--- flow/config.mk ---
export PLATFORM = sky130hd
export DESIGN_NAME = FFT
export DESIGN_NICKNAME = FFT
export VERILOG_FILES = /design/flow/design.v
export SDC_FILE = /design/flow/constraint.sdc
export NUM_CORES = 4
export LEC_CHECK = 0
export CAP_MARGIN = 25
export CORE_ASPECT_RATIO = 0.62
export CORE_MARGIN = 2
export CORE_UTILIZATION = 40
export GPL_TIMING_DRIVEN = 0
export MAX_ROUTING_LAYER = met4
export SLEW_MARGIN = 15
--- flow/constraint.sdc ---
create_clock -name core_clock -period 10.0 [get_ports {clk}]
set_input_delay 2.0000 -clock core_clock [delete_from_list [all_inputs] [get_ports {clk}]]
set_output_delay 2.0000 -clock core_clock [all_outputs]
set_load 0.01 [all_outputs]
--- flow/design.v ---
module SR16(
    input                   clk,
    input                   rst_n,
    input [11:0]             in_r,  
    input [11:0]             in_i,  
    output [11:0]            out_r, 
    output [11:0]            out_i  
);
                    parameter LENGTH = 16;
    integer i;
    reg [11:0] r_bus [LENGTH-1:0];
    reg [11:0] i_bus [LENGTH-1:0];
    assign out_r = r_bus[0];
    assign out_i = i_bus[0];
    always@ (posedge clk or negedge rst_n) begin
        if(!rst_n) begin
            for(i = 0; i < LENGTH; i = i+1) begin
                r_bus[i] <= 0;
                i_bus[i] <= 0;
            end
        end
        else begin
            r_bus[LENGTH-1] <= in_r;
            i_bus[LENGTH-1] <= in_i;
            for(i = 0; i < (LENGTH-1); i = i+1) begin
                r_bus[i] <= r_bus[i+1];
                i_bus[i] <= i_bus[i+1];
            end
        end
    end
endmodule
module SR8(
    input                   clk,
    input                   rst_n,
    input [14:0]            in_r,
    input [14:0]            in_i,
    output [14:0]           out_r,
    output [14:0]           out_i
);
                    parameter LENGTH = 8;
    integer i;
    reg [14:0] r_bus [LENGTH-1:0];
    reg [14:0] i_bus [LENGTH-1:0];
    assign out_r = r_bus[0];
    assign out_i = i_bus[0];
    always@ (posedge clk or negedge rst_n) begin
        if(!rst_n) begin
            for(i = 0; i < LENGTH; i = i+1) begin
                r_bus[i] <= 0;
                i_bus[i] <= 0;
            end
        end
        else begin
            r_bus[LENGTH-1] <= in_r;
            i_bus[LENGTH-1] <= in_i;
            for(i = 0; i < (LENGTH-1); i = i+1) begin
                r_bus[i] <= r_bus[i+1];
                i_bus[i] <= i_bus[i+1];
            end
        end
    end
endmodule
module SR4(
    input                   clk,
    input                   rst_n,
    input [15:0]            in_r,
    input [15:0]            in_i,
    output [15:0]           out_r,
    output [15:0]           out_i
);
                    parameter LENGTH = 4;
    integer i;
    reg [15:0] r_bus [LENGTH-1:0];
    reg [15:0] i_bus [LENGTH-1:0];
    assign out_r = r_bus[0];
    assign out_i = i_bus[0];
    always@ (posedge clk or negedge rst_n) begin
        if(!rst_n) begin
            for(i = 0; i < LENGTH; i = i+1) begin
                r_bus[i] <= 0;
                i_bus[i] <= 0;
            end
        end
        else begin
            r_bus[LENGTH-1] <= in_r;
            i_bus[LENGTH-1] <= in_i;
            for(i = 0; i < (LENGTH-1); i = i+1) begin
                r_bus[i] <= r_bus[i+1];
                i_bus[i] <= i_bus[i+1];
            end
        end
    end
endmodule
module SR2(
    input                   clk,
    input                   rst_n,
    input [16:0]            in_r,
    input [16:0]            in_i,
    output [16:0]           out_r,
    output [16:0]           out_i
);
                    parameter LENGTH = 2;
    integer i;
    reg [16:0] r_bus [LENGTH-1:0];
    reg [16:0] i_bus [LENGTH-1:0];
    assign out_r = r_bus[0];
    assign out_i = i_bus[0];
    always@ (posedge clk or negedge rst_n) begin
        if(!rst_n) begin
            for(i = 0; i < LENGTH; i = i+1) begin
                r_bus[i] <= 0;
                i_bus[i] <= 0;
            end
        end
        else begin
            r_bus[LENGTH-1] <= in_r;
            i_bus[LENGTH-1] <= in_i;
            for(i = 0; i < (LENGTH-1); i = i+1) begin
                r_bus[i] <= r_bus[i+1];
                i_bus[i] <= i_bus[i+1];
            end
        end
    end
endmodule
module SR1(
    input                   clk,
    input                   rst_n,
    input [17:0]            in_r,
    input [17:0]            in_i,
    output [17:0]           out_r,
    output [17:0]           out_i
);
                    parameter LENGTH = 1;
    integer i;
    reg [17:0] r_bus [LENGTH-1:0];
    reg [17:0] i_bus [LENGTH-1:0];
    assign out_r = r_bus[0];
    assign out_i = i_bus[0];
    always@ (posedge clk or negedge rst_n) begin
        if(!rst_n) begin
            for(i = 0; i < LENGTH; i = i+1) begin
                r_bus[i] <= 0;
                i_bus[i] <= 0;
            end
        end
        else begin
            r_bus[LENGTH-1] <= in_r;
            i_bus[LENGTH-1] <= in_i;
            for(i = 0; i < (LENGTH-1); i = i+1) begin
                r_bus[i] <= r_bus[i+1];
                i_bus[i] <= i_bus[i+1];
            end
        end
    end
endmodule
module CTRL16(
    input                       clk,
    input                       rst_n,
    input                       valid_i,
    input signed [10:0]          data_in_r,  
    input signed [10:0]          data_in_i,  
    output reg                  valid_o,         
    output reg [1:0]            state,
    output reg signed [10:0]     data_out_r,  
    output reg signed [10:0]     data_out_i,  
    output reg signed [7:0]     WN_r,
    output reg signed [7:0]     WN_i
);
    parameter IDLE      = 2'b00;
    parameter FIRST     = 2'b01;
    parameter SECOND    = 2'b10;
    parameter WAITING   = 2'b11;
    reg [8:0] count, next_count;
    reg [1:0] next_state;
    reg next_valid_o;
    always@(*) begin
        next_count = count;
        next_state = state;
        next_valid_o = valid_o;
        case(state)
            IDLE: begin
                next_count = 0;
                if(valid_i) begin
                    next_state = WAITING;
                    next_count = 1;
                end
            end
            WAITING: begin
                next_count = count + 1;
                if(count == 16) begin
                    next_state = FIRST;
                    next_valid_o = 1;
                end
            end
            FIRST: begin
                next_count = count + 1;
                if(count == 32) begin
                    next_state = SECOND;
                end
            end
            SECOND: begin
                next_count = count + 1;
                if(count == 48) begin
                    if(valid_i) begin
                        next_state = FIRST;
                        next_count = 17;
                    end
                    else begin
                        next_state = IDLE;
                        next_count = 0;
                        next_valid_o = 0;
                    end
                end
            end
        endcase
    end
    always@(*) begin
        case(count)
            33: begin
                WN_r = 8'b01000000;
                WN_i = 8'b00000000;
            end
            34: begin
                WN_r = 8'b00111110;
                WN_i = 8'b11110011;
            end
            35: begin
                WN_r = 8'b00111011;
                WN_i = 8'b11100111;
            end
            36: begin
                WN_r = 8'b00110101;
                WN_i = 8'b11011100;
            end
            37: begin
                WN_r = 8'b00101101;
                WN_i = 8'b11010010;
            end
            38: begin
                WN_r = 8'b00100011;
                WN_i = 8'b11001010;
            end
            39: begin
                WN_r = 8'b00011000;
                WN_i = 8'b11000100;
            end
            40: begin
                WN_r = 8'b00001100;
                WN_i = 8'b11000001;
            end
            41: begin
                WN_r = 8'b00000000;
                WN_i = 8'b11000000;
            end
            42: begin
                WN_r = 8'b11110011;
                WN_i = 8'b11000001;
            end
            43: begin
                WN_r = 8'b11100111;
                WN_i = 8'b11000100;
            end
            44: begin
                WN_r = 8'b11011100;
                WN_i = 8'b11001010;
            end
            45: begin
                WN_r = 8'b11010010;
                WN_i = 8'b11010010;
            end
            46: begin
                WN_r = 8'b11001010;
                WN_i = 8'b11011100;
            end
            47: begin
                WN_r = 8'b11000100;
                WN_i = 8'b11100111;
            end
            48: begin
                WN_r = 8'b11000001;
                WN_i = 8'b11110011;
            end
            default: begin
                WN_r = 8'b00000000;
                WN_i = 8'b00000000;
            end
        endcase
    end
    always@(posedge clk or negedge rst_n) begin
        if(!rst_n) begin
            state <= IDLE;
            count <= 0;
            data_out_r <= 0;
            data_out_i <= 0;
            valid_o <= 0;
        end
        else begin
            state <= next_state;
            count <= next_count;
            data_out_r <= data_in_r;
            data_out_i <= data_in_i;
            valid_o <= next_valid_o;
        end
    end
endmodule
module CTRL8(
    input                       clk,
    input                       rst_n,
    input                       valid_i,
    input signed [13:0]         data_in_r,
    input signed [13:0]         data_in_i,
    output reg                  valid_o,         
    output reg [1:0]            state,
    output reg signed [13:0]    data_out_r,
    output reg signed [13:0]    data_out_i,
    output reg signed [7:0]     WN_r,
    output reg signed [7:0]     WN_i
);
    parameter IDLE      = 2'b00;
    parameter FIRST     = 2'b01;
    parameter SECOND    = 2'b10;
    parameter WAITING   = 2'b11;
    reg [8:0] count, next_count;
    reg [1:0] next_state;
    reg next_valid_o;
    always@(*) begin
        next_count = count;
        next_state = state;
        next_valid_o = valid_o;
        case(state)
            IDLE: begin
                next_count = 0;
                if(valid_i) begin
                    next_state = WAITING;
                    next_count = 1;
                end
            end
            WAITING: begin
                next_count = count + 1;
                if(count == 8) begin
                    next_state = FIRST;
                    next_valid_o = 1;
                end
            end
            FIRST: begin
                next_count = count + 1;
                if(count == 16) begin
                    next_state = SECOND;
                end
            end
            SECOND: begin
                next_count = count + 1;
                if(count == 24) begin
                    if(valid_i) begin
                        next_state = FIRST;
                        next_count = 9;
                    end
                    else begin
                        next_state = IDLE;
                        next_count = 0;
                        next_valid_o = 0;
                    end
                end
            end
        endcase
    end
    always@(*) begin
        case(count)
            17: begin
                WN_r = 8'b01000000;
                WN_i = 8'b00000000;
            end
            18: begin
                WN_r = 8'b00111011;
                WN_i = 8'b11100111;
            end
            19: begin
                WN_r = 8'b00101101;
                WN_i = 8'b11010010;
            end
            20: begin
                WN_r = 8'b00011000;
                WN_i = 8'b11000100;
            end
            21: begin
                WN_r = 8'b00000000;
                WN_i = 8'b11000000;
            end
            22: begin
                WN_r = 8'b11100111;
                WN_i = 8'b11000100;
            end
            23: begin
                WN_r = 8'b11010010;
                WN_i = 8'b11010010;
            end
            24: begin
                WN_r = 8'b11000100;
                WN_i = 8'b11100111;
            end
            default: begin
                WN_r = 8'b00000000;
                WN_i = 8'b00000000;
            end
        endcase
    end
    always@(posedge clk or negedge rst_n) begin
        if(!rst_n) begin
            state <= IDLE;
            count <= 0;
            data_out_r <= 0;
            data_out_i <= 0;
            valid_o <= 0;
        end
        else begin
            state <= next_state;
            count <= next_count;
            data_out_r <= data_in_r;
            data_out_i <= data_in_i;
            valid_o <= next_valid_o;
        end
    end
endmodule
module CTRL4(
    input                       clk,
    input                       rst_n,
    input                       valid_i,
    input signed [14:0]         data_in_r,
    input signed [14:0]         data_in_i,
    output reg                  valid_o,         
    output reg [1:0]            state,
    output reg signed [14:0]    data_out_r,
    output reg signed [14:0]    data_out_i,
    output reg [7:0]            WN_r,
    output reg [7:0]            WN_i
);
    parameter IDLE      = 2'b00;
    parameter FIRST     = 2'b01;
    parameter SECOND    = 2'b10;
    parameter WAITING   = 2'b11;
    parameter ZERO      = 2'b00;
    parameter ONE       = 2'b01;
    parameter TWO       = 2'b10;
    parameter THREE     = 2'b11;
    reg [8:0] count, next_count;
    reg [1:0] next_state;
    reg next_valid_o;
    always@(*) begin
        next_count = count;
        next_state = state;
        next_valid_o = valid_o;
        case(state)
            IDLE: begin
                next_count = 0;
                if(valid_i) begin
                    next_state = WAITING;
                    next_count = 1;
                end
            end
            WAITING: begin
                next_count = count + 1;
                if(count == 4) begin
                    next_state = FIRST;
                    next_valid_o = 1;
                end
            end
            FIRST: begin
                next_count = count + 1;
                if(count == 8) begin
                    next_state = SECOND;
                end
            end
            SECOND: begin
                next_count = count + 1;
                if(count == 12) begin
                    if(valid_i) begin
                        next_state = FIRST;
                        next_count = 5;
                    end
                    else begin
                        next_state = IDLE;
                        next_count = 0;
                        next_valid_o = 0;
                    end
                end
            end
        endcase
    end
    always@(*) begin
        case(count)
            9: begin
                WN_r = 8'b01000000;
                WN_i = 8'b00000000;
            end
            10: begin
                WN_r = 8'b00101101;
                WN_i = 8'b11010010;
            end
            11: begin
                WN_r = 8'b00000000;
                WN_i = 8'b11000000;
            end
            12: begin
                WN_r = 8'b11010010;
                WN_i = 8'b11010010;
            end
            default: begin
                WN_r = 8'b00000000;
                WN_i = 8'b00000000;
            end
        endcase
    end
    always@(posedge clk or negedge rst_n) begin
        if(!rst_n) begin
            state <= IDLE;
            count <= 0;
            data_out_r <= 0;
            data_out_i <= 0;
            valid_o <= 0;
        end
        else begin
            state <= next_state;
            count <= next_count;
            data_out_r <= data_in_r;
            data_out_i <= data_in_i;
            valid_o <= next_valid_o;
        end
    end
endmodule
module CTRL2(
    input                       clk,
    input                       rst_n,
    input                       valid_i,
    input signed [15:0]         data_in_r,
    input signed [15:0]         data_in_i,
    output reg                  valid_o,         
    output reg [1:0]            state,
    output reg signed [15:0]    data_out_r,
    output reg signed [15:0]    data_out_i,
    output reg [1:0]            WN
);
    parameter IDLE      = 2'b00;
    parameter FIRST     = 2'b01;
    parameter SECOND    = 2'b10;
    parameter WAITING   = 2'b11;
    parameter ZERO      = 2'b00;
    parameter ONE       = 2'b01;
    parameter TWO       = 2'b10;
    parameter THREE     = 2'b11;
    reg [8:0] count, next_count;
    reg [1:0] next_state;
    reg next_valid_o;
    always@(*) begin
        next_count = count;
        next_state = state;
        next_valid_o = valid_o;
        case(state)
            IDLE: begin
                next_count = 0;
                if(valid_i) begin
                    next_state = WAITING;
                    next_count = 1;
                end
            end
            WAITING: begin
                next_count = count + 1;
                if(count == 2) begin
                    next_state = FIRST;
                    next_valid_o = 1;
                end
            end
            FIRST: begin
                next_count = count + 1;
                if(count == 4) begin
                    next_state = SECOND;
                end
            end
            SECOND: begin
                next_count = count + 1;
                if(count == 6) begin
                    if(valid_i) begin
                        next_state = FIRST;
                        next_count = 3;
                    end
                    else begin
                        next_state = IDLE;
                        next_count = 0;
                        next_valid_o = 0;
                    end
                end
            end
        endcase
    end
    always@(*) begin
        case(count)
            5:      WN = ZERO;  
            6:      WN = ONE;   
            default: WN = ZERO;
        endcase
    end
    always@(posedge clk or negedge rst_n) begin
        if(!rst_n) begin
            state <= IDLE;
            count <= 0;
            data_out_r <= 0;
            data_out_i <= 0;
            valid_o <= 0;
        end
        else begin
            state <= next_state;
            count <= next_count;
            data_out_r <= data_in_r;
            data_out_i <= data_in_i;
            valid_o <= next_valid_o;
        end
    end
endmodule
module CTRL1(
    input                       clk,
    input                       rst_n,
    input                       valid_i,
    input signed [16:0]         data_in_r,
    input signed [16:0]         data_in_i,
    output reg                  valid_o,         
    output reg [1:0]            state,
    output reg signed [16:0]    data_out_r,
    output reg signed [16:0]    data_out_i
);
    parameter IDLE      = 2'b00;
    parameter FIRST     = 2'b01;
    parameter SECOND    = 2'b10;
    parameter WAITING   = 2'b11;
    reg [8:0] count, next_count;
    reg [1:0] next_state;
    reg next_valid_o;
    always@(*) begin
        next_count = count;
        next_state = state;
        next_valid_o = valid_o;
        case(state)
            IDLE: begin
                next_count = 0;
                if(valid_i) begin
                    next_state = WAITING;
                    next_count = 1;
                end
            end
            WAITING: begin
                next_count = count + 1;
                if(count == 1) begin
                    next_state = FIRST;
                    next_valid_o = 1;
                end
            end
            FIRST: begin
                next_count = count + 1;
                if(count == 2) begin
                    next_state = SECOND;
                end
            end
            SECOND: begin
                next_count = count + 1;
                if(count == 3) begin
                    if(valid_i) begin
                        next_state = FIRST;
                        next_count = 2;
                    end
                    else begin
                        next_state = IDLE;
                        next_count = 0;
                        next_valid_o = 0;
                    end
                end
            end
        endcase
    end
    always@(posedge clk or negedge rst_n) begin
        if(!rst_n) begin
            state <= IDLE;
            count <= 0;
            data_out_r <= 0;
            data_out_i <= 0;
            valid_o <= 0;
        end
        else begin
            state <= next_state;
            count <= next_count;
            data_out_r <= data_in_r;
            data_out_i <= data_in_i;
            valid_o <= next_valid_o;
        end
    end
endmodule
module BUTTERFLY_R2_1(
    input [1:0]                 state,
    input signed [10:0]          A_r,
    input signed [10:0]          A_i,
    input signed [11:0]          B_r,
    input signed [11:0]          B_i,
    input signed [7:0]          WN_r,
    input signed [7:0]          WN_i,
    output reg signed [13:0]    out_r,
    output reg signed [13:0]    out_i,
    output reg signed [11:0]     SR_r,
    output reg signed [11:0]     SR_i
);
    parameter IDLE      = 2'b00;
    parameter FIRST     = 2'b01;
    parameter SECOND    = 2'b10;
    parameter WAITING   = 2'b11;
    wire signed [19:0] mul13, mul24, mul14, mul23;
    wire signed [20:0] tempA, tempB;
    wire signed [11:0] A_ext_r, A_ext_i;
    wire signed [12:0] ApB_r, ApB_i;
    wire signed [12:0] AmB_r, AmB_i;
    assign A_ext_r = {A_r[10], A_r};
    assign A_ext_i = {A_i[10], A_i};
    assign ApB_r = A_ext_r + B_r;
    assign ApB_i = A_ext_i + B_i;
    assign AmB_r = B_r - A_ext_r;
    assign AmB_i = B_i - A_ext_i;
    assign mul13 = B_r * WN_r;
    assign mul24 = B_i * WN_i;
    assign mul14 = B_r * WN_i;
    assign mul23 = B_i * WN_r;
    assign tempA = mul13 - mul24;
    assign tempB = mul14 + mul23;
    always@(*) begin
        case(state)          
            IDLE: begin
                out_r = 0;
                out_i = 0;
                SR_r = 0;
                SR_i = 0;
            end
            WAITING: begin
                out_r = 0;
                out_i = 0;
                SR_r = A_ext_r;
                SR_i = A_ext_i;
            end
            FIRST: begin
                out_r = {ApB_r[12:0], 1'b0};
                out_i = {ApB_i[12:0], 1'b0};
                SR_r = AmB_r[11:0];  
                SR_i = AmB_i[11:0];
            end
            SECOND: begin
                out_r = {tempA[18:5]};
                out_i = {tempB[18:5]};
                SR_r = A_ext_r;
                SR_i = A_ext_i;
            end
            default: begin
                out_r = 0;
                out_i = 0;
                SR_r = 0;
                SR_i = 0;
            end
        endcase
    end
endmodule
module BUTTERFLY_R2_2(
    input [1:0]                 state,
    input signed [13:0]         A_r,
    input signed [13:0]         A_i,
    input signed [14:0]         B_r,
    input signed [14:0]         B_i,
    input signed [7:0]          WN_r,
    input signed [7:0]          WN_i,
    output reg signed [14:0]    out_r,
    output reg signed [14:0]    out_i,
    output reg signed [14:0]    SR_r,
    output reg signed [14:0]    SR_i
);
    parameter IDLE      = 2'b00;
    parameter FIRST     = 2'b01;
    parameter SECOND    = 2'b10;
    parameter WAITING   = 2'b11;
    wire signed [22:0] mul13, mul24, mul14, mul23;
    wire signed [23:0] tempA, tempB;
    assign mul13 = B_r * WN_r;
    assign mul24 = B_i * WN_i;
    assign mul14 = B_r * WN_i;
    assign mul23 = B_i * WN_r;
    assign tempA = mul13 - mul24;
    assign tempB = mul14 + mul23;
    always@(*) begin
        case(state)          
            IDLE: begin
                out_r = 0;
                out_i = 0;
                SR_r = 0;
                SR_i = 0;
            end
            WAITING: begin
                out_r = 0;
                out_i = 0;
                SR_r = {A_r[13], A_r};
                SR_i = {A_i[13], A_i};
            end
            FIRST: begin
                out_r = $signed({A_r[13], A_r}) + B_r;
                out_i = $signed({A_i[13], A_i}) + B_i;
                SR_r = B_r - $signed({A_r[13], A_r});  
                SR_i = B_i - $signed({A_i[13], A_i});
            end
            SECOND: begin
                out_r = tempA[20:6];
                out_i = tempB[20:6];
                SR_r = {A_r[13], A_r};
                SR_i = {A_i[13], A_i};
            end
            default: begin
                out_r = 0;
                out_i = 0;
                SR_r = 0;
                SR_i = 0;
            end
        endcase
    end
endmodule
module BUTTERFLY_R2_3(
    input [1:0]                 state,
    input signed [14:0]         A_r,
    input signed [14:0]         A_i,
    input signed [15:0]         B_r,
    input signed [15:0]         B_i,
    input signed [7:0]          WN_r,
    input signed [7:0]          WN_i,
    output reg signed [15:0]    out_r,
    output reg signed [15:0]    out_i,
    output reg signed [15:0]    SR_r,
    output reg signed [15:0]    SR_i
);
    parameter IDLE      = 2'b00;
    parameter FIRST     = 2'b01;
    parameter SECOND    = 2'b10;
    parameter WAITING   = 2'b11;
    parameter ZERO      = 2'b00;
    parameter ONE       = 2'b01;
    parameter TWO       = 2'b10;
    parameter THREE     = 2'b11;
    wire signed [23:0] mul13, mul24, mul14, mul23;
    wire signed [24:0] tempA, tempB;
    assign mul13 = B_r * WN_r;
    assign mul24 = B_i * WN_i;
    assign mul14 = B_r * WN_i;
    assign mul23 = B_i * WN_r;
    assign tempA = mul13 - mul24;
    assign tempB = mul14 + mul23;
    always@(*) begin
        case(state)          
            IDLE: begin
                out_r = 0;
                out_i = 0;
                SR_r = 0;
                SR_i = 0;
            end
            WAITING: begin
                out_r = 0;
                out_i = 0;
                SR_r = {A_r[14], A_r};
                SR_i = {A_i[14], A_i};
            end
            FIRST: begin
                out_r = $signed({A_r[14], A_r}) + B_r;
                out_i = $signed({A_i[14], A_i}) + B_i;
                SR_r = B_r - $signed({A_r[14], A_r});  
                SR_i = B_i - $signed({A_i[14], A_i});
            end
            SECOND: begin
                out_r = tempA[21:6];
                out_i = tempB[21:6];
                SR_r = {A_r[14], A_r};
                SR_i = {A_i[14], A_i};
            end
            default: begin
                out_r = 0;
                out_i = 0;
                SR_r = 0;
                SR_i = 0;
            end
        endcase
    end
endmodule
module BUTTERFLY_R2_4(
    input [1:0]                 state,
    input signed [15:0]         A_r,
    input signed [15:0]         A_i,
    input signed [16:0]         B_r,
    input signed [16:0]         B_i,
    input [1:0]                 WN,
    output reg signed [16:0]    out_r,
    output reg signed [16:0]    out_i,
    output reg signed [16:0]    SR_r,
    output reg signed [16:0]    SR_i
);
    parameter IDLE      = 2'b00;
    parameter FIRST     = 2'b01;
    parameter SECOND    = 2'b10;
    parameter WAITING   = 2'b11;
    parameter ZERO      = 2'b00;
    parameter ONE       = 2'b01;
    parameter TWO       = 2'b10;
    parameter THREE     = 2'b11;
    wire [16:0] B_r_neg;
    assign B_r_neg = ~B_r + 1;
    always@(*) begin
        case(state)          
            IDLE: begin
                out_r = 0;
                out_i = 0;
                SR_r = 0;
                SR_i = 0;
            end
            WAITING: begin
                out_r = 0;
                out_i = 0;
                SR_r = {A_r[15], A_r};
                SR_i = {A_i[15], A_i};
            end
            FIRST: begin
                out_r = $signed({A_r[15], A_r}) + B_r;
                out_i = $signed({A_i[15], A_i}) + B_i;
                SR_r = B_r - $signed({A_r[15], A_r});  
                SR_i = B_i - $signed({A_i[15], A_i});
            end
            SECOND: begin
                case(WN)
                    ZERO: begin
                        out_r = B_r;
                        out_i = B_i;
                    end
                    ONE: begin
                        out_r = B_i;
                        out_i = B_r_neg;
                    end
                    default: begin
                        out_r = B_r;
                        out_i = B_i;
                    end
                endcase
                SR_r = {A_r[15], A_r};
                SR_i = {A_i[15], A_i};
            end
            default: begin
                out_r = 0;
                out_i = 0;
                SR_r = 0;
                SR_i = 0;
            end
        endcase
    end
endmodule
module BUTTERFLY_R2_5(
    input [1:0]                 state,
    input signed [16:0]         A_r,
    input signed [16:0]         A_i,
    input signed [17:0]         B_r,
    input signed [17:0]         B_i,
    output reg signed [16:0]    out_r,
    output reg signed [16:0]    out_i,
    output reg signed [17:0]    SR_r,
    output reg signed [17:0]    SR_i
);
    parameter IDLE      = 2'b00;
    parameter FIRST     = 2'b01;
    parameter SECOND    = 2'b10;
    parameter WAITING   = 2'b11;
    always@(*) begin
        case(state)          
            IDLE: begin
                out_r = 0;
                out_i = 0;
                SR_r = 0;
                SR_i = 0;
            end
            WAITING: begin
                out_r = 0;
                out_i = 0;
                SR_r = {A_r[16], A_r};
                SR_i = {A_i[16], A_i};
            end
            FIRST: begin
                out_r = $signed({A_r[16], A_r}) + B_r[17:0];
                out_i = $signed({A_i[16], A_i}) + B_i[17:0];
                SR_r = B_r - $signed({A_r[16], A_r});  
                SR_i = B_i - $signed({A_i[16], A_i});
            end
            SECOND: begin
                out_r = B_r[16:0];
                out_i = B_i[16:0];
                SR_r = {A_r[16], A_r};
                SR_i = {A_i[16], A_i};
            end
            default: begin
                out_r = 0;
                out_i = 0;
                SR_r = 0;
                SR_i = 0;
            end
        endcase
    end
endmodule
module STAGE1(
    input                   clk,
    input                   rst_n,
    input                   valid_i,
    input signed [10:0]      data_in_r,
    input signed [10:0]      data_in_i,
    output                  valid_o,
    output signed [13:0]    data_out_r,
    output signed [13:0]    data_out_i
);
    reg  [10:0] data_in_r_r, data_in_i_r;
    reg  valid_i_r;
    wire [1:0] state_bus;
    wire [7:0] WN_r_bus, WN_i_bus;
    wire [11:0] SR_r_bus, SR_i_bus;
    wire [11:0] FB_r_bus, FB_i_bus;
    wire [10:0] data_r_bus, data_i_bus;
    CTRL16 Control_unit(
        .clk(clk),
        .rst_n(rst_n),
        .valid_i(valid_i_r),
        .data_in_r(data_in_r_r),
        .data_in_i(data_in_i_r),
        .valid_o(valid_o),
        .state(state_bus),
        .data_out_r(data_r_bus),
        .data_out_i(data_i_bus),
        .WN_r(WN_r_bus),
        .WN_i(WN_i_bus)
    );
    SR16 shiftregister(
        .clk(clk),
        .rst_n(rst_n),
        .in_r(SR_r_bus),
        .in_i(SR_i_bus),
        .out_r(FB_r_bus),
        .out_i(FB_i_bus)
    );
    BUTTERFLY_R2_1 butterfly(
        .state(state_bus),
        .A_r(data_r_bus),
        .A_i(data_i_bus),
        .B_r(FB_r_bus),
        .B_i(FB_i_bus),
        .WN_r(WN_r_bus),
        .WN_i(WN_i_bus),
        .out_r(data_out_r),
        .out_i(data_out_i),
        .SR_r(SR_r_bus),
        .SR_i(SR_i_bus)
    );
    always@(posedge clk or negedge rst_n) begin
        if(!rst_n) begin
            data_in_r_r <= 0;
            data_in_i_r <= 0;
            valid_i_r <= 0;
        end
        else begin
            data_in_r_r <= data_in_r;
            data_in_i_r <= data_in_i;
            valid_i_r <= valid_i;
        end
    end
endmodule
module STAGE2(
    input                   clk,
    input                   rst_n,
    input                   valid_i,
    input signed [13:0]     data_in_r,
    input signed [13:0]     data_in_i,
    output                  valid_o,
    output signed [14:0]    data_out_r,
    output signed [14:0]    data_out_i
);
    reg  [13:0] data_in_r_r, data_in_i_r;
    reg  valid_i_r;
    wire [1:0] state_bus;
    wire [7:0] WN_r_bus, WN_i_bus;
    wire [14:0] SR_r_bus, SR_i_bus;
    wire [14:0] FB_r_bus, FB_i_bus;
    wire [13:0] data_r_bus, data_i_bus;
    CTRL8 Control_unit(
        .clk(clk),
        .rst_n(rst_n),
        .valid_i(valid_i_r),
        .data_in_r(data_in_r_r),
        .data_in_i(data_in_i_r),
        .valid_o(valid_o),
        .state(state_bus),
        .data_out_r(data_r_bus),
        .data_out_i(data_i_bus),
        .WN_r(WN_r_bus),
        .WN_i(WN_i_bus)
    );
    SR8 shiftregister(
        .clk(clk),
        .rst_n(rst_n),
        .in_r(SR_r_bus),
        .in_i(SR_i_bus),
        .out_r(FB_r_bus),
        .out_i(FB_i_bus)
    );
    BUTTERFLY_R2_2 butterfly(
        .state(state_bus),
        .A_r(data_r_bus),
        .A_i(data_i_bus),
        .B_r(FB_r_bus),
        .B_i(FB_i_bus),
        .WN_r(WN_r_bus),
        .WN_i(WN_i_bus),
        .out_r(data_out_r),
        .out_i(data_out_i),
        .SR_r(SR_r_bus),
        .SR_i(SR_i_bus)
    );
    always@(posedge clk or negedge rst_n) begin
        if(!rst_n) begin
            data_in_r_r <= 0;
            data_in_i_r <= 0;
            valid_i_r <= 0;
        end
        else begin
            data_in_r_r <= data_in_r;
            data_in_i_r <= data_in_i;
            valid_i_r <= valid_i;
        end
    end
endmodule
module STAGE3(
    input                   clk,
    input                   rst_n,
    input                   valid_i,
    input signed [14:0]     data_in_r,
    input signed [14:0]     data_in_i,
    output                  valid_o,
    output signed [15:0]    data_out_r,
    output signed [15:0]    data_out_i
);
    reg  [14:0] data_in_r_r, data_in_i_r;
    reg  valid_i_r;
    wire [1:0] state_bus;
    wire [7:0] WN_r_bus, WN_i_bus;
    wire [15:0] SR_r_bus, SR_i_bus;
    wire [15:0] FB_r_bus, FB_i_bus;
    wire [14:0] data_r_bus, data_i_bus;
    CTRL4 Control_unit(
        .clk(clk),
        .rst_n(rst_n),
        .valid_i(valid_i_r),
        .data_in_r(data_in_r_r),
        .data_in_i(data_in_i_r),
        .valid_o(valid_o),
        .state(state_bus),
        .data_out_r(data_r_bus),
        .data_out_i(data_i_bus),
        .WN_r(WN_r_bus),
        .WN_i(WN_i_bus)
    );
    SR4 shiftregister(
        .clk(clk),
        .rst_n(rst_n),
        .in_r(SR_r_bus),
        .in_i(SR_i_bus),
        .out_r(FB_r_bus),
        .out_i(FB_i_bus)
    );
    BUTTERFLY_R2_3 butterfly(
        .state(state_bus),
        .A_r(data_r_bus),
        .A_i(data_i_bus),
        .B_r(FB_r_bus),
        .B_i(FB_i_bus),
        .WN_r(WN_r_bus),
        .WN_i(WN_i_bus),
        .out_r(data_out_r),
        .out_i(data_out_i),
        .SR_r(SR_r_bus),
        .SR_i(SR_i_bus)
    );
    always@(posedge clk or negedge rst_n) begin
        if(!rst_n) begin
            data_in_r_r <= 0;
            data_in_i_r <= 0;
            valid_i_r <= 0;
        end
        else begin
            data_in_r_r <= data_in_r;
            data_in_i_r <= data_in_i;
            valid_i_r <= valid_i;
        end
    end
endmodule
module STAGE4(
    input                   clk,
    input                   rst_n,
    input                   valid_i,
    input signed [15:0]     data_in_r,
    input signed [15:0]     data_in_i,
    output                  valid_o,
    output signed [16:0]    data_out_r,
    output signed [16:0]    data_out_i
);
    reg  [15:0] data_in_r_r, data_in_i_r;
    reg  valid_i_r;
    wire [1:0] state_bus;
    wire [1:0] WN;
    wire [16:0] SR_r_bus, SR_i_bus;
    wire [16:0] FB_r_bus, FB_i_bus;
    wire [15:0] data_r_bus, data_i_bus;
    CTRL2 Control_unit(
        .clk(clk),
        .rst_n(rst_n),
        .valid_i(valid_i_r),
        .data_in_r(data_in_r_r),
        .data_in_i(data_in_i_r),
        .valid_o(valid_o),
        .state(state_bus),
        .data_out_r(data_r_bus),
        .data_out_i(data_i_bus),
        .WN(WN)
    );
    SR2 shiftregister(
        .clk(clk),
        .rst_n(rst_n),
        .in_r(SR_r_bus),
        .in_i(SR_i_bus),
        .out_r(FB_r_bus),
        .out_i(FB_i_bus)
    );
    BUTTERFLY_R2_4 butterfly(
        .state(state_bus),
        .A_r(data_r_bus),
        .A_i(data_i_bus),
        .B_r(FB_r_bus),
        .B_i(FB_i_bus),
        .WN(WN),
        .out_r(data_out_r),
        .out_i(data_out_i),
        .SR_r(SR_r_bus),
        .SR_i(SR_i_bus)
    );
    always@(posedge clk or negedge rst_n) begin
        if(!rst_n) begin
            data_in_r_r <= 0;
            data_in_i_r <= 0;
            valid_i_r <= 0;
        end
        else begin
            data_in_r_r <= data_in_r;
            data_in_i_r <= data_in_i;
            valid_i_r <= valid_i;
        end
    end
endmodule
module STAGE5(
    input                   clk,
    input                   rst_n,
    input                   valid_i,
    input signed [16:0]     data_in_r,
    input signed [16:0]     data_in_i,
    output                  valid_o,
    output signed [16:0]    data_out_r,
    output signed [16:0]    data_out_i
);
    reg  [16:0] data_in_r_r, data_in_i_r;
    reg  valid_i_r;
    wire [1:0] state_bus;
    wire [17:0] SR_r_bus, SR_i_bus;
    wire [17:0] FB_r_bus, FB_i_bus;
    wire [16:0] data_r_bus, data_i_bus;
    CTRL1 Control_unit(
        .clk(clk),
        .rst_n(rst_n),
        .valid_i(valid_i_r),
        .data_in_r(data_in_r_r),
        .data_in_i(data_in_i_r),
        .valid_o(valid_o),
        .state(state_bus),
        .data_out_r(data_r_bus),
        .data_out_i(data_i_bus)
    );
    SR1 shiftregister(
        .clk(clk),
        .rst_n(rst_n),
        .in_r(SR_r_bus),
        .in_i(SR_i_bus),
        .out_r(FB_r_bus),
        .out_i(FB_i_bus)
    );
    BUTTERFLY_R2_5 butterfly(
        .state(state_bus),
        .A_r(data_r_bus),
        .A_i(data_i_bus),
        .B_r(FB_r_bus),
        .B_i(FB_i_bus),
        .out_r(data_out_r),
        .out_i(data_out_i),
        .SR_r(SR_r_bus),
        .SR_i(SR_i_bus)
    );
    always@(posedge clk or negedge rst_n) begin
        if(!rst_n) begin
            data_in_r_r <= 0;
            data_in_i_r <= 0;
            valid_i_r <= 0;
        end
        else begin
            data_in_r_r <= data_in_r;
            data_in_i_r <= data_in_i;
            valid_i_r <= valid_i;
        end
    end
endmodule
module SORTING(
    clk,
    rst_n,
    start_sorting,
    out_r,
    out_i,
    answer,
    seq
);
input                 clk, rst_n, start_sorting;
input  [16:0]         out_r;
input  [16:0]         out_i;
output [16:0]         answer;
output reg            seq;
integer i, j;
reg [8:0] count, next_count;
reg next_finish;
reg [16:0] answer_moved;
reg start, next_start;
reg [16:0] result[0:63];
reg [16:0] next_result_r[0:31];
reg [16:0] next_result_i[0:31];
assign answer = answer_moved;
always@(*) begin
    next_count = count;
    next_finish = seq;
    next_start = start;
    if(start_sorting || start) begin
        next_count = count + 1; 
        next_start = 1;
    end
    case(count)
        32: answer_moved = result[0];
        33: answer_moved = result[1];
        34: answer_moved = result[2];
        35: answer_moved = result[3];
        36: answer_moved = result[4];
        37: answer_moved = result[5];
        38: answer_moved = result[6];
        39: answer_moved = result[7];
        40: answer_moved = result[8];
        41: answer_moved = result[9];
        42: answer_moved = result[10];
        43: answer_moved = result[11];
        44: answer_moved = result[12];
        45: answer_moved = result[13];
        46: answer_moved = result[14];
        47: answer_moved = result[15];
        48: answer_moved = result[16];
        49: answer_moved = result[17];
        50: answer_moved = result[18];
        51: answer_moved = result[19];
        52: answer_moved = result[20];
        53: answer_moved = result[21];
        54: answer_moved = result[22];
        55: answer_moved = result[23];
        56: answer_moved = result[24];
        57: answer_moved = result[25];
        58: answer_moved = result[26];
        59: answer_moved = result[27];
        60: answer_moved = result[28];
        61: answer_moved = result[29];
        62: answer_moved = result[30];
        63: answer_moved = result[31];
        64: answer_moved = result[32];
        65: answer_moved = result[33];
        66: answer_moved = result[34];
        67: answer_moved = result[35];
        68: answer_moved = result[36];
        69: answer_moved = result[37];
        70: answer_moved = result[38];
        71: answer_moved = result[39];
        72: answer_moved = result[40];
        73: answer_moved = result[41];
        74: answer_moved = result[42];
        75: answer_moved = result[43];
        76: answer_moved = result[44];
        77: answer_moved = result[45];
        78: answer_moved = result[46];
        79: answer_moved = result[47];
        80: answer_moved = result[48];
        81: answer_moved = result[49];
        82: answer_moved = result[50];
        83: answer_moved = result[51];
        84: answer_moved = result[52];
        85: answer_moved = result[53];
        86: answer_moved = result[54];
        87: answer_moved = result[55];
        88: answer_moved = result[56];
        89: answer_moved = result[57];
        90: answer_moved = result[58];
        91: answer_moved = result[59];
        92: answer_moved = result[60];
        93: answer_moved = result[61];
        94: answer_moved = result[62];
        95: answer_moved = result[63];
        default: begin
            answer_moved = 0;
        end    
    endcase
    if(count == 31) next_finish = 1;
    if(count == 95) begin
        next_finish = 0;
        next_start = 0;
        next_count = 0;
    end
end
always@(*) begin
    for (i = 0; i < 32; i = i+1) begin
        next_result_r[i] = result[i];
        next_result_i[i] = result[i+32];
    end
    case(count)
        0 : begin
            if(start_sorting) begin
                next_result_r[0] = out_r;
                next_result_i[0] = out_i;
            end
        end
        1 : begin
            next_result_r[16] = out_r;
            next_result_i[16] = out_i;
        end
        2 : begin
            next_result_r[8] = out_r;
            next_result_i[8] = out_i;
        end
        3 : begin
            next_result_r[24] = out_r;
            next_result_i[24] = out_i;
        end
        4 : begin
            next_result_r[4] = out_r;
            next_result_i[4] = out_i;
        end
        5 : begin
            next_result_r[20] = out_r;
            next_result_i[20] = out_i;
        end
        6 : begin
            next_result_r[12] = out_r;
            next_result_i[12] = out_i;
        end
        7 : begin
            next_result_r[28] = out_r;
            next_result_i[28] = out_i;
        end
        8 : begin
            next_result_r[2] = out_r;
            next_result_i[2] = out_i;
        end
        9 : begin
            next_result_r[18] = out_r;
            next_result_i[18] = out_i;
        end
        10 : begin
            next_result_r[10] = out_r;
            next_result_i[10] = out_i;
        end
        11 : begin
            next_result_r[26] = out_r;
            next_result_i[26] = out_i;
        end
        12 : begin
            next_result_r[6] = out_r;
            next_result_i[6] = out_i;
        end
        13 : begin
            next_result_r[22] = out_r;
            next_result_i[22] = out_i;
        end
        14 : begin
            next_result_r[14] = out_r;
            next_result_i[14] = out_i;
        end
        15 : begin
            next_result_r[30] = out_r;
            next_result_i[30] = out_i;
        end
        16 : begin
            next_result_r[1] = out_r;
            next_result_i[1] = out_i;
        end
        17 : begin
            next_result_r[17] = out_r;
            next_result_i[17] = out_i;
        end
        18 : begin
            next_result_r[9] = out_r;
            next_result_i[9] = out_i;
        end
        19 : begin
            next_result_r[25] = out_r;
            next_result_i[25] = out_i;
        end
        20 : begin
            next_result_r[5] = out_r;
            next_result_i[5] = out_i;
        end
        21 : begin
            next_result_r[21] = out_r;
            next_result_i[21] = out_i;
        end
        22 : begin
            next_result_r[13] = out_r;
            next_result_i[13] = out_i;
        end
        23 : begin
            next_result_r[29] = out_r;
            next_result_i[29] = out_i;
        end
        24 : begin
            next_result_r[3] = out_r;
            next_result_i[3] = out_i;
        end
        25 : begin
            next_result_r[19] = out_r;
            next_result_i[19] = out_i;
        end
        26 : begin
            next_result_r[11] = out_r;
            next_result_i[11] = out_i;
        end
        27 : begin
            next_result_r[27] = out_r;
            next_result_i[27] = out_i;
        end
        28 : begin
            next_result_r[7] = out_r;
            next_result_i[7] = out_i;
        end
        29 : begin
            next_result_r[23] = out_r;
            next_result_i[23] = out_i;
        end
        30 : begin
            next_result_r[15] = out_r;
            next_result_i[15] = out_i;
        end
        31 : begin
            next_result_r[31] = out_r;
            next_result_i[31] = out_i;
        end
        default: begin
            for (i = 0; i < 32; i = i+1) begin
                next_result_r[i] = result[i];
                next_result_i[i] = result[i+32];
            end
        end
    endcase
end
always@(posedge clk or negedge rst_n) begin
    if(!rst_n)begin
        count <= 0;
        seq <= 0;
        start <= 0;
        for (i = 0; i < 32; i = i+1) begin
            result[i] <= 0;
            result[i+32] <= 0;
        end
    end
    else begin
        count <= next_count;
        seq <= next_finish;
        start <= next_start;
        for (i = 0; i < 32; i = i+1) begin
            result[i] <= next_result_r[i];
            result[i+32] <= next_result_i[i];
        end
    end
end
endmodule
module FFT(
    input                   clk,
    input                   rst_n,
    input                   valid_i,
    input signed [10:0]      x_r,
    output                  finish,
    output signed [16:0]    answer
);
    wire [0:3] valid_o_bus;
    wire [13:0] data_r_bus_1, data_i_bus_1;
    wire [14:0] data_r_bus_2, data_i_bus_2;
    wire [15:0] data_r_bus_3, data_i_bus_3;
    wire [16:0] data_r_bus_4, data_i_bus_4;
    wire [16:0] X_r, X_i;
    wire         done;
    STAGE1 stg1(
        .clk(clk),
        .rst_n(rst_n),
        .valid_i(valid_i),
        .data_in_r(x_r),
        .data_in_i(11'd0),
        .valid_o(valid_o_bus[0]),
        .data_out_r(data_r_bus_1),
        .data_out_i(data_i_bus_1)
    );
    STAGE2 stg2(
        .clk(clk),
        .rst_n(rst_n),
        .valid_i(valid_o_bus[0]),
        .data_in_r(data_r_bus_1),
        .data_in_i(data_i_bus_1),
        .valid_o(valid_o_bus[1]),
        .data_out_r(data_r_bus_2),
        .data_out_i(data_i_bus_2)
    );
    STAGE3 stg3(
        .clk(clk),
        .rst_n(rst_n),
        .valid_i(valid_o_bus[1]),
        .data_in_r(data_r_bus_2),
        .data_in_i(data_i_bus_2),
        .valid_o(valid_o_bus[2]),
        .data_out_r(data_r_bus_3),
        .data_out_i(data_i_bus_3)
    );
    STAGE4 stg4(
        .clk(clk),
        .rst_n(rst_n),
        .valid_i(valid_o_bus[2]),
        .data_in_r(data_r_bus_3),
        .data_in_i(data_i_bus_3),
        .valid_o(valid_o_bus[3]),
        .data_out_r(data_r_bus_4),
        .data_out_i(data_i_bus_4)
    );
    STAGE5 stg5(
        .clk(clk),
        .rst_n(rst_n),
        .valid_i(valid_o_bus[3]),
        .data_in_r(data_r_bus_4),
        .data_in_i(data_i_bus_4),
        .valid_o(done),
        .data_out_r(X_r),
        .data_out_i(X_i)
    );
    SORTING sort(
        .clk(clk),
        .rst_n(rst_n),
        .start_sorting(done),
        .out_r(X_r),
        .out_i(X_i),
        .answer(answer),
        .seq(finish)
);
endmodule
--- flow/run.sh ---
#!/bin/bash
# the make line also repeats each setting of config.mk as NAME=value (left out here)
make -C /OpenROAD-flow-scripts/flow DESIGN_CONFIG=/design/flow/config.mk WORK_HOME=/design/flow/orfs CLKGATE_MAP_FILE= finish
==> qor.txt, run 1 <==
XORs/XNORs by Area: 0.02911
CP endpoint: answer[2]
WL per Instance: 35.62 um
dpl cells: 17800
main flop type after synthesis: dfrtp_1
logic area: 67340 sq um
Critical path origin: sort.count[2]$_DFFE_PN0P_
crit path kind: flip-flop to output pin
Seq cells post-synth: 2298
antenna-violating nets left: 0
logic gate share of total power: 0.012
Setup WS post-layout: -0.08428 ns
Async SR Flop Fraction: 1.000
RSZ-0062 raised after global routing: yes
CP max stage delay: 0.98 ns
global-route wire length before repair: 885.3 mm
DRT Pass-1 Iters: 9
final hold violation count: 0
Die Y-Extent: 458.5 um
critical path depth in cells: 13
Place WS: -0.1507 ns
Clk pwr share: 0.503
Core ar.: 330900 sq um
Internal: 0.01478 W
final setup fails: 1
Log Warnings: 259
total sequential power: 0.00930 W
vias in the first global route: 100700
leading area contributor after synthesis: dfrtp_1
clock latency on the worst-skew pair: 0.95 ns
Post-CTS Setup Bufs: 0
remaining global-route overflow: 0
reg2reg setup slack: 0.26 ns
Clock Power: 0.00964 W
Chip Area: 338000 sq um
Post-Synth Adder-Cell Area: 0.2278
comb area leader: adder cells
Worst EP required: 8.00 ns
CTS Hold Bufs: 0
1st-iter DRT viols: 17870
busiest layer in global routing: met1
grt met3 use: 0.2781
relative slew slack: 0.06037
Cell Chain, Critical Path: clkbuf_1 > nand2_1 > nor2_1 > nand2_1 > nor2_1 > buf_4 > clkbuf_2 > a221oi_1 > nand4_1 > nor4_2 > buf_6 > nand4_1 > clkdlybuf4s50_1
final WL: 658.1 mm
worst-margin pin slew: 1.409 ns
Flop area: 57510 sq um
worst hold path depth: 0
worst r2r src: stg1.Control_unit.count[1]$_DFF_PN0_
leak pwr: 72.64 nW
most common cell in the synthesized netlist: dfrtp_1
Layout Cells excl Fill: 18480
Sw Share: 0.2293
synth cell count leaders: dfrtp_1 (2293), nand2_1 (1764), inv_1 (1649), o21ai_0 (1258), fa_1 (1065)
via count: 110300
hold endpoint: stg2.shiftregister.i_bus[2][6]$_DFF_PN0_
All-Layer GR Usage: 0.3980
Power Density: 125.3 nW/um^2
worst-path maximum fanout: 10
FF-to-FF End: stg2.data_in_r_r[12]$_DFF_PN0_
met1 Use GR: 0.5892
Synth mux share: 0.002385
initial antenna violation count: 168
max-slew violations: 0
Mapped Cells: 13070
post-layout period usage of the worst path: 1.008
Floorplan Nets: 14870
post-DP HPWL: 519.6 mm
Buf/Inv on CP: 5
MaxCap Viol Count: 0
Hold Worst Slack: 0.3077 ns
# rows: 166
Max Clk Rate: 0.09916 GHz
total power: 0.01917 W
FF-to-FF path depth: 23
number of H-tree levels: 4
fin crit period: 10.08 ns
Violated Checks: negative setup slack
vias per cell: 5.969
startpoint types: flip-flop
chip width: 737.1 um
FILL cells: 31440
Post-synth EDFFs: 0
Sw Pwr: 0.004397 W
Synth top area share: 0.4305
final core utilization: 0.4626
critical path's slowest cell: nor4_2
Num CTS Buffers: 232
DRC Markers: 0
sequential share of power: 0.485
Clock Tree Root: clkbuf_16
Leading power group: clock
outcome: failed layout checks
min-delay src: stg2.shiftregister.i_bus[3][6]$_DFF_PN0_
CTS tree: done
yosys stat cell total: 13070
Clock transition at path regs: 0.08 ns
number of I/O port buffers: 31
yosys simple share: 0.1173
CP Capture Type: output pin
syn_area_per_cell: 10.20 sq um
met2 Track Usage GR: 0.4102
aoi/oai-family share of the synthesized area: 0.1252
largest net degree at the start of global routing: 156
Comb group: 0.000230 W
synth warn: 34
Distinct cells, synth: 87
top-level I/O count: 32
CTS Sinks: 2298
Placer Congestion: 1.180
crit path DAT: 8.08 ns
Fin Clk Skew: 0.1005 ns
top cells, area: dfrtp_1 (43%), fa_1 (16%), ha_1 (6.8%)
Post-Syn Area: 133300 sq um
fp_density: 0.4028
clk buf depth: 4
Hold Crit Class: flip-flop to flip-flop
area grow syn2layout: 14.83%
YS chip area: 133300 sq um
worst IR drop on VDD: 141.3 uV
NumNets Final: 15410
post-synthesis sequential area ratio: 0.4315
Largest delay share family, worst path: simple AND/OR/NAND/NOR gates
## per-layer routing
metal	share of wire	vias to the layer above	routed length, um
met3	0.20	1007	129900
met1	0.46	56480	300100
met5	0	-	0
li1	-	44090	-
met4	0.025	0	16640
met2	0.32	8712	211500
## final cells by class
type,instances,share of cell area
multi-input cells,8406,0.4400
flip-flops and latches,2298,0.3758
clock buffers,314,0.04356
inverters,1656,0.04061
well taps,4452,0.03640
repair buffers,308,0.03107
plain buffers,709,0.01909
clock inverters,113,0.009933
diodes,219,0.003581
## stage by stage
| stage | cell area (sq um) | TNS (ns) |
|---|---|---|
| 6_report | 153000 | -0.08428 |
| 5_1_grt | 152800 | -0.1560 |
| 4_1_cts | 152100 | 0 |
| 3_5_place_dp | 144000 | -0.3568 |
| 3_3_place_gp | 139200 | - |
| 2_1_floorplan | 133300 | 0 |
## repair_timing
action	CTS	global route
gates cloned	0	0
endpoints found under the setup margin	3	26
resized	1	18
endpoints found under the hold margin	0	0
pin swaps	0	0
==> run 2, diff against run 1 <==
Settings changed: GPL_TIMING_DRIVEN 0 to 1, MAX_ROUTING_LAYER met4 to met5, SETUP_SLACK_MARGIN set to -0.21.
==> qor.txt, run 2 <==
outcome: no timing/DRC/antenna violations
DRC Markers: 0
CTS Hold Bufs: 0
Seq cells post-synth: 2298
Largest delay share family, worst path: adder cells
post-DP HPWL: 306.6 mm
crit path DAT: 9.85 ns
DRT Pass-1 Iters: 8
relative slew slack: 0.2003
Num CTS Buffers: 219
Comb group: 0.000219 W
Fin Clk Skew: 0.1727 ns
FF-to-FF path depth: 27
YS chip area: 133300 sq um
Mapped Cells: 13070
post-synthesis sequential area ratio: 0.4315
aoi/oai-family share of the synthesized area: 0.1252
number of I/O port buffers: 31
Leading power group: sequential cells
leading area contributor after synthesis: dfrtp_1
M1 wire length: 213.1 mm
RSZ-0062 raised after global routing: no
comb area leader: adder cells
total sequential power: 0.00930 W
Clock Tree Root: clkbuf_16
vias in the first global route: 91450
Sw Share: 0.2190
most common cell in the synthesized netlist: dfrtp_1
Max Clk Rate: 0.1093 GHz
top cells, area: dfrtp_1 (43%), fa_1 (16%), ha_1 (6.8%)
synth warn: 34
Buf/Inv on CP: 6
clock latency on the worst-skew pair: 0.99 ns
antenna-violating nets left: 0
worst-path maximum fanout: 18
CP endpoint: stg3.data_in_r_r[14]$_DFF_PN0_
CTS Sinks: 2298
XORs/XNORs by Area: 0.02911
logic gate share of total power: 0.012
cell mode on critical path: fa_1
main flop type after synthesis: dfrtp_1
clk buf depth: 4
FF-to-FF End: stg3.data_in_r_r[14]$_DFF_PN0_
post-CTS resize count: 0
worst hold path depth: 0
Post-Synth Adder-Cell Area: 0.2278
vias per cell: 5.460
Clock Power: 0.00871 W
MaxCap Viol Count: 0
Synth top area share: 0.4305
number of H-tree levels: 4
final WL: 427.5 mm
reg2reg setup slack: 0.85 ns
global-route wire length before repair: 638.2 mm
Synth mux share: 0.002385
Post-synth EDFFs: 0
fp_density: 0.4028
hold endpoint: stg4.shiftregister.i_bus[0][4]$_DFF_PN0_
worst r2r src: stg2.Control_unit.count[5]$_DFF_PN0_
NumNets Final: 14690
top-level I/O count: 32
WL per Instance: 24.42 um
Async SR Flop Fraction: 1.000
Critical path origin: stg2.Control_unit.count[5]$_DFF_PN0_
setup TNS: 0 ns
Worst EP required: 10.70 ns
worst IR drop on VDD: 159.7 uV
remaining global-route overflow: 0
largest net degree at the start of global routing: 191
startpoint types: flip-flop
Placer Congestion: 0.9288
Log Warnings: 221
synth cell count leaders: dfrtp_1 (2293), nand2_1 (1764), inv_1 (1649), o21ai_0 (1258), fa_1 (1065)
Die Y-Extent: 458.5 um
1st-iter DRT viols: 12940
Chip Area: 338000 sq um
yosys stat cell total: 13070
Internal: 0.01424 W
syn_area_per_cell: 10.20 sq um
Post-Syn Area: 133300 sq um
CTS tree: done
final setup fails: 0
leak pwr: 70.09 nW
# rows: 166
Sw Pwr: 0.003992 W
All-Layer GR Usage: 0.2543
met3 WL: 65.78 mm
Distinct cells, synth: 87
Hold Crit Class: flip-flop to flip-flop
Clock transition at path regs: 0.07 ns
post-layout period usage of the worst path: 0.9150
sequential share of power: 0.510
Post-CTS Setup Bufs: 0
area grow syn2layout: 10.13%
min-delay src: stg4.shiftregister.i_bus[1][4]$_DFF_PN0_
Floorplan Nets: 14870
max-slew violations: 0
chip width: 737.1 um
crit path kind: flip-flop to flip-flop
met2 wire length: 141.2 mm
fin crit period: 9.150 ns
CP Capture Type: flip-flop
worst-margin pin slew: 1.199 ns
initial antenna violation count: 26
Power Density: 124.2 nW/um^2
CP max stage delay: 0.78 ns
via count: 95590
critical path depth in cells: 27
yosys simple share: 0.1173
top sig layer: met5
FILL cells: 31160
final core utilization: 0.4436
Core ar.: 330900 sq um
critical path's slowest cell: o21ai_0
final hold violation count: 0
Clk pwr share: 0.478
-- run 2: final cells by class --
| cell class | count | area [sq um] | area share |
|---|---|---|---|
| repair buffers | 304 | 2654 | 0.01808 |
| clock inverters | 83 | 1091 | 0.007433 |
| diodes | 7 | 17.52 | 0.0001193 |
| clock buffers | 300 | 6247 | 0.04256 |
| inverters | 1656 | 6216 | 0.04235 |
| flip-flops and latches | 2298 | 57520 | 0.3918 |
| well taps | 4452 | 5570 | 0.03795 |
| multi-input cells | 8406 | 67470 | 0.4597 |
-- run 2: layer usage --
layer	track usage	vias up
met3	0.1029	496
met4	0.04065	16
li1	-	42180
met1	0.4372	47740
met5	0.002559	-
met2	0.2829	5152
-- run 2: per-stage QoR --
step	power, W	hold slack [ns]	worst slack, ns	instances	area [sq um]
6_report	0.01823	0.2631	0.8500	17510	146800
3_5_place_dp	0.009705	0.3347	1.152	17110	139200
4_1_cts	0.01839	0.2649	1.125	17490	146600
5_1_grt	0.01879	0.2659	0.3969	17500	146800
2_1_floorplan	0.009493	0.3312	2.428	13070	133300
3_3_place_gp	0.009705	0.3310	1.277	17100	139200
==> run 3, diff against run 2 <==
Settings changed: ABC_AREA set to 1, CAP_MARGIN 25 to 35, CELL_PAD_IN_SITES_DETAIL_PLACEMENT set to 0, CORE_ASPECT_RATIO 0.62 to not set, CORE_MARGIN 2 to 5, CORE_UTILIZATION 40 to 46, CTS_CLUSTER_DIAMETER set to 335, HOLD_SLACK_MARGIN set to 0.14, PLACE_DENSITY_LB_ADDON set to 0.08, SETUP_SLACK_MARGIN -0.21 to not set, SLEW_MARGIN 15 to 25.
Clock period 10.0 ns to 11.8 ns, I/O delays scaled along.
==> qor.txt, run 3 <==
DRC Markers: 0
Clk pwr share: 0.504
final WL: 489.8 mm
number of I/O port buffers: 31
number of H-tree levels: 4
final setup fails: 0
CP endpoint: answer[2]
post-synthesis sequential area ratio: 0.4175
WL per Instance: 25.12 um
Post-Syn Area: 137800 sq um
Num CTS Buffers: 245
worst-margin pin slew: 1.069 ns
Power Density: 106.8 nW/um^2
top cells, area: dfrtp_1 (42%), fa_1 (15%), nand2_1 (9.0%)
Clock Power: 0.00820 W
Die Y-Extent: 557.2 um
relative slew slack: 0.2857
worst IR drop on VDD: 145.6 uV
global-route wire length before repair: 720.0 mm
hold endpoint: stg3.shiftregister.i_bus[2][0]$_DFF_PN0_
aoi/oai-family share of the synthesized area: 0.1052
MaxCap Viol Count: 0
Worst EP required: 9.44 ns
1st-iter DRT viols: 11570
Leading power group: clock
remaining global-route overflow: 0
leading area contributor after synthesis: dfrtp_1
Post-synth EDFFs: 0
vias in the first global route: 104000
worst r2r src: stg1.Control_unit.count[1]$_DFF_PN0_
most common cell in the synthesized netlist: nand2_1
setup TNS: 0 ns
largest net degree at the start of global routing: 194
Chip Area: 310500 sq um
chip width: 557.2 um
vias per cell: 5.483
Synth mux share: 0.00007266
CTS tree: done
XORs/XNORs by Area: 0.008138
Clock transition at path regs: 0.06 ns
startpoint types: flip-flop
Hold Crit Class: flip-flop to flip-flop
Largest delay share family, worst path: simple AND/OR/NAND/NOR gates
fp_density: 0.4607
max-slew violations: 0
post-layout period usage of the worst path: 0.7130
All-Layer GR Usage: 0.3161
FILL cells: 28220
Critical path origin: sort.count[8]$_DFFE_PN0P_
NumNets Final: 17120
Comb group: 0.000191 W
Sw Pwr: 0.003535 W
post-CTS resize count: 0
post-DP HPWL: 352.9 mm
yosys stat cell total: 15340
logic gate share of total power: 0.012
outcome: no timing/DRC/antenna violations
Distinct cells, synth: 77
fin crit period: 8.414 ns
CP Capture Type: output pin
FF-to-FF End: stg2.data_in_i_r[13]$_DFF_PN0_
critical path's slowest cell: nor2_4
YS chip area: 137800 sq um
critical path depth in cells: 11
Floorplan Nets: 17140
Seq cells post-synth: 2298
crit path kind: flip-flop to output pin
Async SR Flop Fraction: 1.000
sequential share of power: 0.485
initial antenna violation count: 32
Buf/Inv on CP: 4
Post-CTS Setup Bufs: 0
comb area leader: adder cells
RSZ-0062 raised after global routing: no
syn_area_per_cell: 8.979 sq um
Mapped Cells: 15340
Synth top area share: 0.4165
worst-path maximum fanout: 26
Internal: 0.01274 W
Core ar.: 299000 sq um
main flop type after synthesis: dfrtp_1
Placer Congestion: 0.9446
clk buf depth: 4
leak pwr: 75.37 nW
final core utilization: 0.5094
via count: 106900
area grow syn2layout: 10.58%
Clock Tree Root: clkbuf_16
antenna-violating nets left: 0
Cell Chain, Critical Path: buf_4 > inv_2 > nand4_2 > nor2_4 > inv_1 > o22ai_1 > a221oi_1 > nand3_1 > nor2_1 > nand2_1 > clkdlybuf4s50_1
crit path DAT: 6.05 ns
CTS Hold Bufs: 0
total sequential power: 0.00789 W
reg2reg setup slack: 3.72 ns
Post-Synth Adder-Cell Area: 0.2204
clock latency on the worst-skew pair: 0.98 ns
Fin Clk Skew: 0.1264 ns
CP max stage delay: 1.09 ns
Sw Share: 0.2172
DRT Pass-1 Iters: 9
yosys simple share: 0.1601
final hold violation count: 0
Max Clk Rate: 0.1189 GHz
min-delay src: stg3.shiftregister.i_bus[3][0]$_DFF_PN0_
# rows: 201
top-level I/O count: 32
FF-to-FF path depth: 23
synth cell count leaders: nand2_1 (3320), inv_1 (2550), dfrtp_1 (2293), o21ai_0 (1291), nor2_1 (1261)
worst hold path depth: 0
Log Warnings: 218
CTS Sinks: 2298
synth warn: 34
-- run 3: stage by stage --
stage | instance area (sq um) | total power, W | hold WS [ns] | worst slack (ns) | std cells
6_report | 152300 | 0.01628 | 0.2538 | 3.386 | 19500
5_1_grt | 152300 | 0.01676 | 0.2741 | 3.181 | 19480
4_1_cts | 152000 | 0.01643 | 0.2654 | 3.539 | 19470
3_5_place_dp | 143300 | 0.008227 | 0.3347 | 3.809 | 19010
3_3_place_gp | 142900 | 0.008226 | 0.3312 | 4.000 | 18980
2_1_floorplan | 137800 | 0.008044 | 0.3312 | 5.420 | 15340
-- run 3: area by class of cell --
class,instances,area (sq um),share of cell area
diodes,17,42.54,0.0002793
inverters,2607,9789,0.06427
multi-input cells,9851,68400,0.4490
flip-flops and latches,2298,57510,0.3776
clock inverters,93,1399,0.009183
repair buffers,315,2997,0.01967
clock buffers,358,7237,0.04751
well taps,3958,4952,0.03251
-- run 3: layer usage --
metal / part of all wire / track usage / wire length [um] / up-vias
li1: - / - / - / 48240
met1: 0.42 / 0.4370 / 204400 / 52830
met2: 0.44 / 0.4792 / 213500 / 4694
met3: 0.084 / 0.06041 / 41220 / 1107
met4: 0.062 / 0.1575 / 30530 / 28
met5: 0.00040 / 0 / 195 / -
==> run 4, diff against run 3 <==
Settings changed: ABC_AREA 1 to not set, CAP_MARGIN 35 to 20, CELL_PAD_IN_SITES_DETAIL_PLACEMENT 0 to not set, CORE_MARGIN 5 to 2, CORE_UTILIZATION 46 to 70, CTS_CLUSTER_DIAMETER 335 to not set, CTS_CLUSTER_SIZE set to 35, GPL_TIMING_DRIVEN 1 to not set, HOLD_SLACK_MARGIN 0.14 to not set, MAX_ROUTING_LAYER met5 to not set, PLACE_DENSITY_LB_ADDON 0.08 to 0.06, SETUP_SLACK_MARGIN set to 1.78, SLEW_MARGIN 25 to 20.
Clock period 11.8 ns to 6.21 ns, I/O delays scaled along.
==> qor.txt, run 4 <==
Chip Area: 193900 sq um
yosys simple share: 0.1173
XORs/XNORs by Area: 0.02911
Area after DPL: 143600 sq um
comb area leader: adder cells
Core ar.: 189600 sq um
top cells, area: dfrtp_1 (43%), fa_1 (16%), ha_1 (6.8%)
yosys stat cell total: 13070
post-synthesis sequential area ratio: 0.4315
synth warn: 34
most common cell in the synthesized netlist: dfrtp_1
Clock Tree Root: clkbuf_16
number of I/O port buffers: 31
CTS Hold Bufs: 0
Die Y-Extent: 440.3 um
CTS Sinks: 2298
top-level I/O count: 32
fp_density: 0.7030
Mapped Cells: 13070
Placer Congestion: 1.008
aoi/oai-family share of the synthesized area: 0.1252
Synth top area share: 0.4305
YS chip area: 133300 sq um
Async SR Flop Fraction: 1.000
Seq cells post-synth: 2298
main flop type after synthesis: dfrtp_1
Post-Syn Area: 133300 sq um
synth cell count leaders: dfrtp_1 (2293), nand2_1 (1764), inv_1 (1649), o21ai_0 (1258), fa_1 (1065)
Synth mux share: 0.002385
chip width: 440.3 um
Floorplan Nets: 14870
post-DP HPWL: 308.2 mm
Post-synth EDFFs: 0
clk buf depth: 3
Distinct cells, synth: 87
Num CTS Buffers: 222
outcome: did not finish
leading area contributor after synthesis: dfrtp_1
Post-Synth Adder-Cell Area: 0.2278
Halt Stage: global routing (5_1_grt)
# rows: 160
number of H-tree levels: 4
syn_area_per_cell: 10.20 sq um
run 4: metrics by stage:
step	instances	worst slack, ns
floorplan	13070	-0.7437
global placement	15950	-0.9141
detailed placement	15950	-1.069
CTS	16570	-0.8517
run 4: timing repair:
item | 4_1_cts
cloned | 2
buffers inserted | 202
endpoints found under the setup margin | 107
gates resized | 729
pin swaps | 265
==> run 5, diff against run 4 <==
Settings changed: CORE_UTILIZATION 70 to 66, CTS_CLUSTER_SIZE 35 to 45, PLACE_DENSITY_LB_ADDON 0.06 to not set, SETUP_SLACK_MARGIN 1.78 to not set.
Clock period 6.21 ns to 8.03 ns, I/O delays scaled along.
==> qor.txt, run 5 <==
Floorplan Nets: 14870
Core ar.: 200300 sq um
critical path's slowest cell: nor2_2
CTS Hold Bufs: 0
Worst EP required: 6.42 ns
worst-margin pin slew: 1.272 ns
design area: 145700 sq um
startpoint types: flip-flop
Cell Chain, Critical Path: nand2b_1 > nor2_1 > nand2_1 > nor2_2 > buf_4 > a221oi_1 > nand4_1 > or4_1 > clkdlybuf4s50_1
NumNets Final: 14740
FF-to-FF path depth: 23
Log Warnings: 215
min-delay src: stg2.shiftregister.r_bus[2][4]$_DFF_PN0_
XORs/XNORs by Area: 0.02911
total sequential power: 0.0116 W
CTS tree: done
post-layout period usage of the worst path: 0.9744
critical path depth in cells: 9
Clock transition at path regs: 0.07 ns
outcome: no timing/DRC/antenna violations
initial antenna violation count: 40
yosys simple share: 0.1173
Seq cells post-synth: 2298
Clock Tree Root: clkbuf_16
leading area contributor after synthesis: dfrtp_1
DRT Pass-1 Iters: 7
hold endpoint: stg2.shiftregister.r_bus[1][4]$_DFF_PN0_
met2 wire length: 181.0 mm
max-slew violations: 0
Chip Area: 205500 sq um
Power Density: 158.3 nW/um^2
Post-Syn Area: 133300 sq um
Critical path origin: sort.count[3]$_DFFE_PN0P_
Max Clk Rate: 0.1278 GHz
Area after DPL: 137500 sq um
number of H-tree levels: 4
vias in the first global route: 101300
Sw Pwr: 0.005093 W
antenna-violating nets left: 0
comb area leader: adder cells
Leading power group: sequential cells
Internal: 0.01797 W
sequential share of power: 0.503
FILL cells: 14200
WL per Instance: 26.26 um
RSZ-0062 raised after global routing: yes
Layout Cells excl Fill: 15810
syn_area_per_cell: 10.20 sq um
Clock Power: 0.0112 W
clk buf depth: 3
worst hold path depth: 0
Sw Share: 0.2209
dpl cells: 15360
synth warn: 34
yosys stat cell total: 13070
Post-Synth Adder-Cell Area: 0.2278
leak pwr: 70.64 nW
DRC Markers: 0
Hold Crit Class: flip-flop to flip-flop
FF-to-FF End: stg2.data_in_r_r[12]$_DFF_PN0_
vias per cell: 6.276
MaxCap Viol Count: 0
worst IR drop on VDD: 291.0 uV
Placer Congestion: 1.002
relative slew slack: 0.1510
Distinct cells, synth: 87
top cells, area: dfrtp_1 (43%), fa_1 (16%), ha_1 (6.8%)
reg2reg setup slack: 0.33 ns
chip width: 453.4 um
Synth top area share: 0.4305
post-DP HPWL: 286.3 mm
top sig layer: met5
final hold violation count: 0
Mapped Cells: 13070
largest net degree at the start of global routing: 199
M1 wire length: 157.5 mm
global-route wire length before repair: 633.4 mm
worst-path maximum fanout: 14
post-synthesis sequential area ratio: 0.4315
CP max stage delay: 1.01 ns
# rows: 164
Synth mux share: 0.002385
Largest delay share family, worst path: simple AND/OR/NAND/NOR gates
1st-iter DRT viols: 12720
Buf/Inv on CP: 2
final setup fails: 0
aoi/oai-family share of the synthesized area: 0.1252
CTS Sinks: 2298
logic gate share of total power: 0.012
main flop type after synthesis: dfrtp_1
CP endpoint: answer[5]
remaining global-route overflow: 0
crit path kind: flip-flop to output pin
CP Capture Type: output pin
fin crit period: 7.824 ns
final WL: 415.3 mm
Comb group: 0.000277 W
All-Layer GR Usage: 0.4149
via count: 99240
top-level I/O count: 32
area grow syn2layout: 9.305%
Clk pwr share: 0.485
fp_density: 0.6655
clock latency on the worst-skew pair: 0.94 ns
number of I/O port buffers: 31
Post-synth EDFFs: 0
met3 WL: 45.13 mm
Fin Clk Skew: 0.1295 ns
Num CTS Buffers: 223
Async SR Flop Fraction: 1.000
crit path DAT: 6.22 ns
synth cell count leaders: dfrtp_1 (2293), nand2_1 (1764), inv_1 (1649), o21ai_0 (1258), fa_1 (1065)
YS chip area: 133300 sq um
worst r2r src: stg1.Control_unit.count[4]$_DFF_PN0_
Die Y-Extent: 453.4 um
most common cell in the synthesized netlist: dfrtp_1
-- run 5: metal layers --
layer,GRT usage,up-vias
met1,0.5521,49520
met4,0.2567,20
met2,0.6106,5762
met5,0,-
met3,0.1129,1615
li1,-,42320
-- run 5: what timing repair did --
| action | CTS | global route |
|---|---|---|
| setup buffers | 0 | 2 |
| resized | 0 | 11 |
| setup endpoints to repair | 0 | 14 |
-- run 5: area by class of cell --
class | instances | area, sq um | share of cell area
Clock inverter | 96 | 1454 | 0.009980
Inverter | 1656 | 6220 | 0.04269
Antenna cell | 24 | 60.06 | 0.0004123
Clock buffer | 323 | 6476 | 0.04446
Timing Repair Buffer | 354 | 3062 | 0.02102
Multi-Input combinational cell | 8406 | 67570 | 0.4638
Tap cell | 2656 | 3323 | 0.02281
Sequential cell | 2298 | 57520 | 0.3948
-- run 5: per-stage QoR --
stage                     setup TNS, ns  setup WS [ns]  utilization  hold slack, ns  total power (W)
after CTS                             0        0.07598       0.7261          0.2513          0.02312
after global routing           -0.06022       -0.04748       0.7271          0.2567          0.02367
final                                 0         0.2057       0.7274          0.2533          0.02306
after detailed placement              0         0.1772       0.6865          0.3347          0.01209
after global placement                0         0.3048       0.6865          0.3312          0.01208
after floorplan                       0         0.4576            -          0.3312          0.01182
Power figures rest on the tool's default switching activity, not on a simulated workload.
